==> build 67: inputs <==
// pt100_temp
module pt100_temp (
    input  wire        clk,
    input  wire        rst,
    input  wire        in_valid,
    output wire        in_ready,
    input  wire [11:0] yk,
    output wire        out_valid,
    output wire [27:0] temp,
    output wire [27:0] temp_filt,
    output wire        alarm
    );
parameter Q = 15;
parameter N = 28;
localparam HT = 2457600;  
localparam T_IDLE = 2'd0;
localparam T_CONV = 2'd1;
localparam T_FILT = 2'd2;
localparam T_OUT  = 2'd3;
reg [1:0] tstate;
reg alarm_r;
wire conv_done;
wire [N-1:0] yT;
assign in_ready  = (tstate == T_IDLE);
assign out_valid = (tstate == T_OUT);
assign temp      = yT;
assign alarm     = alarm_r;
wire accept = in_valid && in_ready;
bits2temp1 #(Q,N) conv (
    .clk(clk), .rst(rst), .start(accept), .yk(yk), .done(conv_done), .yT(yT));
lowpass_filter #(Q,N) filt (
    .clk(clk), .rst(rst), .start(conv_done), .yT(yT), .yT_filt(temp_filt));
always @(posedge clk) begin
    if (conv_done)
        alarm_r <= (yT > HT);
end
always @(posedge clk) begin
    if (rst)
        tstate <= T_IDLE;
    else begin
        case (tstate)
        T_IDLE: if (accept) tstate <= T_CONV;
        T_CONV: if (conv_done) tstate <= T_FILT;
        T_FILT: tstate <= T_OUT;
        T_OUT:  tstate <= T_IDLE;
        endcase
    end
end
endmodule
clock: 13.7 ns
lec_check: 0
abc_area: 1
cap_margin: 20
core_margin: 2
core_utilization: 72
cts_cluster_diameter: 210
cts_cluster_size: 52
place_density: 0.6
slew_margin: 20
run.sh (not shown) runs the stock make flow with config.mk's settings and CLKGATE_MAP_FILE=.
==> build 55 (differences from build 67) <==
ABC_AREA = unset   (was 1)
CTS_CLUSTER_DIAMETER = unset   (was 210)
CTS_CLUSTER_SIZE = unset   (was 52)
PLACE_DENSITY = unset   (was 0.6)
PLACE_DENSITY_LB_ADDON = 0.0   (was unset)
SETUP_SLACK_MARGIN = 2.03   (was unset)
==> flow/constraint.sdc (replaced) <==
create_clock -name core_clock -period 18.6 [get_ports {clk}]
set_input_delay 3.7200 -clock core_clock [delete_from_list [all_inputs] [get_ports {clk}]]
set_output_delay 3.7200 -clock core_clock [all_outputs]
set_load 0.01 [all_outputs]
==> comparison <==
Build 55 finished clean. Build 67 ended with an error in 5_1_grt.
Of build 67 and build 55, build 67 has the higher area after synthesis (gap about 4.5%, measured against build 55).
Between build 55 and build 67, the lower synthesized cell count is in build 55 (gap 19%, measured against build 67).
Against build 55, the die area of build 67 is higher by about 4.5%.
==> figures <==
| metric | build 55 | build 67 |
|---|---|---|
| Run status | timing/DRC/antenna clean | did not finish |
| Last stage reached | - | 5_1_grt |
| Std cell rows | 124 | 127 |
| Number of cells in the yosys synthesis report | 9671 | 11900 |
| Adder and majority cell fraction of the synthesized area | 0.308 | 0.294 |
| Cell area reported after detailed placement | 87600 sq um | 100000 sq um |
| Area enclosed by the die boundary | 119000 sq um | 124000 sq um |
| Mapped cell area | 83500 sq um | 87200 sq um |
| Fp_density | 0.728 | 0.726 |
| Worst-case setup slack after placement | 0.244 ns | -1.85 ns |
| Post-CTS Setup Bufs | 116 | 173 |
| Die Span Y | 344 um | 352 um |
| Overall die width | 344 um | 352 um |
| Cell count after placement | 11237 | 14813 |


==> run F <==
==> flow/design.v <==
`timescale 1ns / 1ps
module qtwosComp(
    input [N-2:0] a,
    output [2*N-1:0] b
    );
	reg [2*N-1:0] data;
	reg [2*N-1:0] flip;
	reg [2*N-1:0] out;
	parameter Q = 15;
	parameter N = 32;
	assign b = out;
	always @*
	begin
		data <= a;		 
	end
	always @*
	begin
		flip <= ~a;
	end
	always @*
	begin
		out <= flip + 1;
	end
endmodule
`timescale 1ns / 1ps
module qmult(
    input [N-1:0] a,
    input [N-1:0] b,
    output [N-1:0] c
    );
	wire [2*N-1:0] a_ext;
	wire [2*N-1:0] b_ext;
	wire [2*N-1:0] r_ext;
	reg [2*N-1:0] a_mult;
	reg [2*N-1:0] b_mult;
	reg [2*N-1:0] result;
	reg [N-1:0] retVal;
	parameter Q = 8;
	parameter N = 20;
	qtwosComp #(Q,N) comp_a (a[N-2:0], a_ext);
	qtwosComp #(Q,N) comp_b (b[N-2:0], b_ext);
	qtwosComp #(Q,N) comp_r (result[N-2+Q:Q], r_ext);
	assign c = retVal;
	always @*
	begin
		if(a[N-1] == 1)
			a_mult <= a_ext;
		else
			a_mult <= a;
		if(b[N-1] == 1)
			b_mult <= b_ext;
		else
			b_mult <= b;		
	end 
	always @*
	begin
		result <= a_mult * b_mult;
	end
	always @*
	begin		
		if((a[N-1] == 1 && b[N-1] == 0) || (a[N-1] == 0 && b[N-1] == 1)) begin
			retVal[N-1] <= 1;
			retVal[N-2:0] <= r_ext[N-2:0];
		end
		else begin
			retVal[N-1] <= 0;
			retVal[N-2:0] <= result[N-2+Q:Q];
		end
	end
endmodule
`timescale 1ns / 1ps
module qadd(
    input [N-1:0] a,
    input [N-1:0] b,
    output reg [N-1:0] c
    );
	parameter Q = 15;
	parameter N = 28;
reg [N-1:0] res;
always @* begin
    if ( res[N-2:0] == 0 )
        c = 0;
    else
        c = res;
end
always @*
begin
	if(a[N-1] == 1 && b[N-1] == 1) begin
		res[N-1] = 1;
		res[N-2:0] = a[N-2:0] + b[N-2:0];
	end
	else if(a[N-1] == 0 && b[N-1] == 0) begin
		res[N-1] = 0;
		res[N-2:0] = a[N-2:0] + b[N-2:0];
	end
	else if(a[N-1] == 0 && b[N-1] == 1) begin
		if(a[N-2:0] > b[N-2:0]) begin
			res[N-1] = 0;
			res[N-2:0] = a[N-2:0] - b[N-2:0];
		end
		else begin
			res[N-1] = 1;
		    res[N-2:0] = b[N-2:0] - a[N-2:0];
        end
	end
	else begin
        if(a[N-2:0] > b[N-2:0]) begin
            res[N-1] = 1;
            res[N-2:0] = a[N-2:0] - b[N-2:0];
        end
        else begin
            res[N-1] = 0;
            res[N-2:0] = b[N-2:0] - a[N-2:0];
        end
    end
end
endmodule
`timescale 1ns / 1ps
module negar(
    in,
    neg_in
    );
input logic [N-1:0] in;
output logic [N-1:0] neg_in;
parameter Q = 15;
parameter N = 28;    
logic [N-1:0] aux;
always_comb begin
    if ( in[N-1] == 1) begin
        neg_in[N-1] = 0; 
        neg_in[N-2:0] = in[N-2:0];
    end
    else begin
        neg_in[N-1] = 1;
        neg_in[N-2:0] = in[N-2:0];
    end
end
endmodule
`timescale 1ns / 1ps
module qdiv(
	input [N-1:0] dividend,
	input [N-1:0] divisor,
	input rst,
	input start,
	input clk,
	output reg [N-1:0] quotient_out,
	output complete
	);
	parameter Q = 8;
	parameter N = 20;
	reg [N-1:0] quotient;
	reg [N-1:0] dividend_copy;
	reg [2*(N-1)-1:0] divider_copy;
	reg [5:0] bitn; 
	reg done;
	always @* begin
	   if (dividend[N-2:0] == 0 )
	       quotient_out = 0;
       else
           quotient_out = quotient;
	end
	assign complete = done;
	always @( posedge clk ) 
	begin
		if( rst )
			done <= 1'b1;
		else if( done && start ) begin
			done <= 1'b0;
			bitn <= N+Q-2;
			quotient <= 0;
			dividend_copy <= {1'b0,dividend[N-2:0]};
			divider_copy[2*(N-1)-1] <= 0;
			divider_copy[2*(N-1)-2:N-2] <= divisor[N-2:0];
			divider_copy[N-3:0] <= 0;
			if((dividend[N-1] == 1 && divisor[N-1] == 0) || (dividend[N-1] == 0 && divisor[N-1] == 1))
				quotient[N-1] <= 1;
			else
				quotient[N-1] <= 0;
		end 
		else if(!done) begin
			if(dividend_copy >= divider_copy) begin
				dividend_copy <= dividend_copy - divider_copy;
				quotient[bitn] <= 1'b1;
			end
			divider_copy <= divider_copy >> 1;
			if(bitn == 0)
				done <= 1'b1;
			bitn <= bitn - 1;	
		end
	end
endmodule
`timescale 1ns / 1ps
module bits2temp1(
    clk,
    rst,
    start,
    yk,
    done,
    yT
    );
input wire clk;
input wire rst;
input wire start;
input wire [11:0] yk;
output reg done;
output reg [N-1:0] yT;
parameter Q = 15;
parameter N = 28;
localparam V = 163840;   
localparam inv_res_V = 40662109;  
localparam gain = 9863168;  
localparam c = 32932;  
localparam b = 6619300;   
localparam betha = 8511169;  
localparam dos = 65536;  
localparam S_IDLE = 3'd0;
localparam S_D1S  = 3'd1;
localparam S_D1W  = 3'd2;
localparam S_D2S  = 3'd3;
localparam S_D2W  = 3'd4;
localparam S_D3S  = 3'd5;
localparam S_D3W  = 3'd6;
reg [2:0] state;
reg [N-1:0] bits;
reg [N-1:0] Vg;
reg [N-1:0] gain_Vg;
wire st1 = (state == S_D1S);
wire st2 = (state == S_D2S);
wire st3 = (state == S_D3S);
wire done1, done2, done3;
wire [N-1:0] q_Vg;
qdiv #(Q,N) div_Vg (bits, inv_res_V, rst, st1, clk, q_Vg, done1);
wire [N-1:0] q_gain_Vg;
qdiv #(Q,N) div1 (gain, Vg, rst, st2, clk, q_gain_Vg, done2);
wire [N-1:0] V_gain_Vg;
qmult #(Q,N) mult1 (V, gain_Vg, V_gain_Vg);
wire [N-1:0] neg_V_gain_Vg;
negar #(Q,N) neg2 (V_gain_Vg,neg_V_gain_Vg);
wire [N-1:0] den;
qadd #(Q,N) sum1 ( neg_V_gain_Vg, c, den);
wire [N-1:0] num;
negar #(Q,N) neg1 (b,num);
wire [N-1:0]  aux1;
qdiv #(Q,N) div2 (num, den, rst, st3, clk, aux1, done3);
wire [N-1:0] t_o;
qmult #(Q,N) mult2 (betha, aux1, t_o);
always @(posedge clk) begin
    done <= 1'b0;
    if (rst) begin
        state <= S_IDLE;
    end
    else begin
        case (state)
        S_IDLE: if (start) begin
                    bits <= {1'b0, (yk == 0) ? 12'd1 : yk, {Q{1'b0}}};
                    state <= S_D1S;
                end
        S_D1S:  state <= S_D1W;
        S_D1W:  if (done1) begin
                    Vg <= q_Vg;
                    state <= S_D2S;
                end
        S_D2S:  state <= S_D2W;
        S_D2W:  if (done2) begin
                    gain_Vg <= q_gain_Vg;
                    state <= S_D3S;
                end
        S_D3S:  state <= S_D3W;
        S_D3W:  if (done3) begin
                    yT <= t_o;
                    done <= 1'b1;
                    state <= S_IDLE;
                end
        default: state <= S_IDLE;
        endcase
    end
end
endmodule
`timescale 1ns / 1ps
module lowpass_filter(
    clk,
    rst,
    start,
    yT,
    yT_filt
    );
input logic clk;
input logic rst;
input logic start;
input logic [N-1:0] yT;
output logic [N-1:0] yT_filt;
parameter Q = 15; 
parameter N = 28;
localparam offset = 0;
localparam neg_a1 = 64567; 
localparam a2 = 31813;
localparam a3 = 0; 
localparam a4 = 0;
localparam a5 = 0; 
localparam b0 = 4;
localparam b1 = 7;
localparam b2 = 4;
localparam b3 = 0;
localparam b4 = 0;
localparam b5 = 0;
logic [N-1:0] a1; 
negar #(Q,N) neg0 (neg_a1,a1);
logic [N-1:0] y0; 
logic [N-1:0] y1; 
logic [N-1:0] y2; 
logic [N-1:0] y3;
logic [N-1:0] y4; 
logic [N-1:0] y5;
logic [N-1:0] u1;  
logic [N-1:0] u2;  
logic [N-1:0] u3;  
logic [N-1:0] u4;  
logic [N-1:0] u5; 
always_ff @(posedge clk) begin
    if (rst) begin
        y5 <= 0;
        y4 <= 0;
        y3 <= 0;
        y2 <= 0;
        y1 <= 0;
        y0 <= 0;
        u5 <= 0;
        u4 <= 0;
        u3 <= 0;
        u2 <= 0;
        u1 <= 0;
    end
    else if (start) begin
        y5 <= y4;
        y4 <= y3;
        y3 <= y2;
        y2 <= y1; 
        y1 <= y0;
        y0 <= yT;
        u5 <= u4; 
        u4 <= u3; 
        u3 <= u2;
        u2 <= u1;
        u1 <=  u0 + offset;
    end
end
logic [N-1:0] yb0; 
qmult #(Q,N) multb0 (b0, y0, yb0);
logic [N-1:0] yb1; 
qmult #(Q,N) multb1 (b1, y1, yb1);
logic [N-1:0] yb2; 
qmult #(Q,N) multb2 (b2, y2, yb2);
logic [N-1:0] yb3; 
qmult #(Q,N) multb3 (b3, y3, yb3);
logic [N-1:0] yb4; 
qmult #(Q,N) multb4 (b4, y4, yb4);
logic [N-1:0] yb5; 
qmult #(Q,N) multb5 (b5, y5, yb5);
logic [N-1:0] auxb0;  
qadd #(Q,N) sumb0 (yb0, yb1, auxb0);
logic [N-1:0] auxb1;  
qadd #(Q,N) sumb1 (yb2, yb3, auxb1);
logic [N-1:0] auxb2;  
qadd #(Q,N) sumb2 (yb4, yb5, auxb2);
logic [N-1:0] auxb3;  
qadd #(Q,N) sumb3 (auxb0, auxb1, auxb3);
logic [N-1:0] yb;  
qadd #(Q,N) sumb (auxb2, auxb3, yb);
logic [N-1:0] ua1; 
qmult #(Q,N) multa1 (a1, u1, ua1);
logic [N-1:0] ua2; 
qmult #(Q,N) multa2 (a2, u2, ua2);
logic [N-1:0] ua3; 
qmult #(Q,N) multa3 (a3, u3, ua3);
logic [N-1:0] ua4; 
qmult #(Q,N) multa4 (a4, u4, ua4);
logic [N-1:0] ua5; 
qmult #(Q,N) multa5 (a5, u5, ua5);
logic [N-1:0] auxa1;  
qadd #(Q,N) suma1 (ua1, ua2, auxa1);
logic [N-1:0] auxa2;  
qadd #(Q,N) suma2 (ua3, ua4, auxa2);
logic [N-1:0] auxa3;  
qadd #(Q,N) suma3 (auxa1, auxa2, auxa3);
logic [N-1:0] ua;  
qadd #(Q,N) suma (auxa3, ua5, ua);
logic [N-1:0] ya; 
negar #(Q,N) nega (ua,ya);
logic [N-1:0] u0;  
qadd #(Q,N) sum_ab (yb, ya, u0);
always_ff @(posedge clk) begin
    yT_filt <= u0; 
end
endmodule
`timescale 1ns / 1ps
module pt100_temp (
    input  wire        clk,
    input  wire        rst,
    input  wire        in_valid,
    output wire        in_ready,
    input  wire [11:0] yk,
    output wire        out_valid,
    output wire [27:0] temp,
    output wire [27:0] temp_filt,
    output wire        alarm
    );
parameter Q = 15;
parameter N = 28;
localparam HT = 2457600;  
localparam T_IDLE = 2'd0;
localparam T_CONV = 2'd1;
localparam T_FILT = 2'd2;
localparam T_OUT  = 2'd3;
reg [1:0] tstate;
reg alarm_r;
wire conv_done;
wire [N-1:0] yT;
assign in_ready  = (tstate == T_IDLE);
assign out_valid = (tstate == T_OUT);
assign temp      = yT;
assign alarm     = alarm_r;
wire accept = in_valid && in_ready;
bits2temp1 #(Q,N) conv (
    .clk(clk), .rst(rst), .start(accept), .yk(yk), .done(conv_done), .yT(yT));
lowpass_filter #(Q,N) filt (
    .clk(clk), .rst(rst), .start(conv_done), .yT(yT), .yT_filt(temp_filt));
always @(posedge clk) begin
    if (conv_done)
        alarm_r <= (yT > HT);
end
always @(posedge clk) begin
    if (rst)
        tstate <= T_IDLE;
    else begin
        case (tstate)
        T_IDLE: if (accept) tstate <= T_CONV;
        T_CONV: if (conv_done) tstate <= T_FILT;
        T_FILT: tstate <= T_OUT;
        T_OUT:  tstate <= T_IDLE;
        endcase
    end
end
endmodule
==> flow/run.sh <==
#!/bin/bash
# the make line also repeats each setting of config.mk as NAME=value (left out here)
make -C /OpenROAD-flow-scripts/flow DESIGN_CONFIG=/design/flow/config.mk WORK_HOME=/design/flow/orfs CLKGATE_MAP_FILE= finish
==> flow/config.mk <==
export PLATFORM = sky130hd
export DESIGN_NAME = pt100_temp
export DESIGN_NICKNAME = pt100_temp
export VERILOG_FILES = /design/flow/design.v
export SDC_FILE = /design/flow/constraint.sdc
export NUM_CORES = 4
export LEC_CHECK = 0
export ABC_AREA = 1
export CAP_MARGIN = 5
export CELL_PAD_IN_SITES_DETAIL_PLACEMENT = 2
export CORE_MARGIN = 8
export CORE_UTILIZATION = 38
export GPL_ROUTABILITY_DRIVEN = 1
export GPL_TIMING_DRIVEN = 0
export HOLD_SLACK_MARGIN = -0.01
export PLACE_DENSITY_LB_ADDON = 0.07
export SETUP_SLACK_MARGIN = 1.07
export SLEW_MARGIN = 10
export TNS_END_PERCENT = 15
==> flow/constraint.sdc <==
create_clock -name core_clock -period 13.7 [get_ports {clk}]
set_input_delay 2.7400 -clock core_clock [delete_from_list [all_inputs] [get_ports {clk}]]
set_output_delay 2.7400 -clock core_clock [all_outputs]
set_load 0.01 [all_outputs]
==> run Z (differences from run F) <==
==> flow/config.mk (replaced) <==
export PLATFORM = sky130hd
export DESIGN_NAME = pt100_temp
export DESIGN_NICKNAME = pt100_temp
export VERILOG_FILES = /design/flow/design.v
export SDC_FILE = /design/flow/constraint.sdc
export NUM_CORES = 4
export LEC_CHECK = 0
export ABC_AREA = 1
export CAP_MARGIN = 20
export CORE_MARGIN = 2
export CORE_UTILIZATION = 72
export MAX_ROUTING_LAYER = met4
export PLACE_DENSITY = 0.64
export SETUP_SLACK_MARGIN = 2.03
export SLEW_MARGIN = 20
==> flow/constraint.sdc (replaced) <==
create_clock -name core_clock -period 18.6 [get_ports {clk}]
set_input_delay 3.7200 -clock core_clock [delete_from_list [all_inputs] [get_ports {clk}]]
set_output_delay 3.7200 -clock core_clock [all_outputs]
set_load 0.01 [all_outputs]
==> run P (differences from run F) <==
==> flow/config.mk (replaced) <==
export PLATFORM = sky130hd
export DESIGN_NAME = pt100_temp
export DESIGN_NICKNAME = pt100_temp
export VERILOG_FILES = /design/flow/design.v
export SDC_FILE = /design/flow/constraint.sdc
export NUM_CORES = 4
export LEC_CHECK = 0
export CAP_MARGIN = 20
export CORE_MARGIN = 2
export CORE_UTILIZATION = 72
export CTS_CLUSTER_DIAMETER = 29
export CTS_CLUSTER_SIZE = 61
export GPL_ROUTABILITY_DRIVEN = 1
export MIN_ROUTING_LAYER = met1
export SETUP_SLACK_MARGIN = 1.21
export SLEW_MARGIN = 35
export TNS_END_PERCENT = 5
==> flow/constraint.sdc (replaced) <==
create_clock -name core_clock -period 4.68 [get_ports {clk}]
set_input_delay 0.9360 -clock core_clock [delete_from_list [all_inputs] [get_ports {clk}]]
set_output_delay 0.9360 -clock core_clock [all_outputs]
set_load 0.01 [all_outputs]
==> comparison table <==
|  | run P | run F | run Z |
|---|---|---|---|
| # placed instances | 13500 | 15100 | 13500 |
| Initial standard-cell utilization of the core | 72.8% | 38.1% | 72.6% |
| GP Congestion | 1.08 | 0.997 | 1.14 |
| Placed Instance Area | 105000 um2 | 93100 um2 | 89800 um2 |
| Most used standard cell by instance count after synthesis | inv_1 | nand2_1 | nand2_1 |
| Horizontal die size | 344 um | 495 um | 352 um |
| Maximum count of clock buffers along a single path | - | 3 | 3 |
| Ys cells | 9671 | 11900 | 11900 |
| Standard-cell rows | 124 | 176 | 127 |
| Resized cells post-CTS | - | 697 | 48 |
| Mux share | 3.07% | 0.115% | 0.115% |
| Synth Area in Adders | 30.8% | 29.4% | 29.4% |
| Distinct lib cells | 114 | 70 | 70 |
| Die Size | 119000 um2 | 245000 um2 | 124000 um2 |
| Detailed placer's ending HPWL | 250000 um | 291000 um | 238000 um |
| Top cell type's share of synthesized area | 16.3% | 15.6% | 15.6% |
| Htree depth | - | 3 | 3 |
| Cells after synthesis | 9671 | 11900 | 11900 |
| Result of the run | did not finish | failed layout checks | did not finish |
| Stage where the flow stopped | clock tree synthesis | - | global routing |
| Layout check failures | - | max-capacitance violations, max-slew violations, negative setup slack | - |
| Avg Cell Area, Syn | 8.63 um2 | 7.33 um2 | 7.33 um2 |
| Simple-Gate Area Share | 15.8% | 22.4% | 22.4% |
| Count of hold buffers inserted by post-cts repair | - | 0 | 0 |
| Clock tree root driver cell | - | clkbuf_16 | clkbuf_16 |
| Clock buffer count from CTS | - | 78 | 66 |
| Pre-CTS WS | -13.23 ns | -5.74 ns | 0.640 ns |
| Yosys xor share | 6.72% | 6.07% | 6.07% |
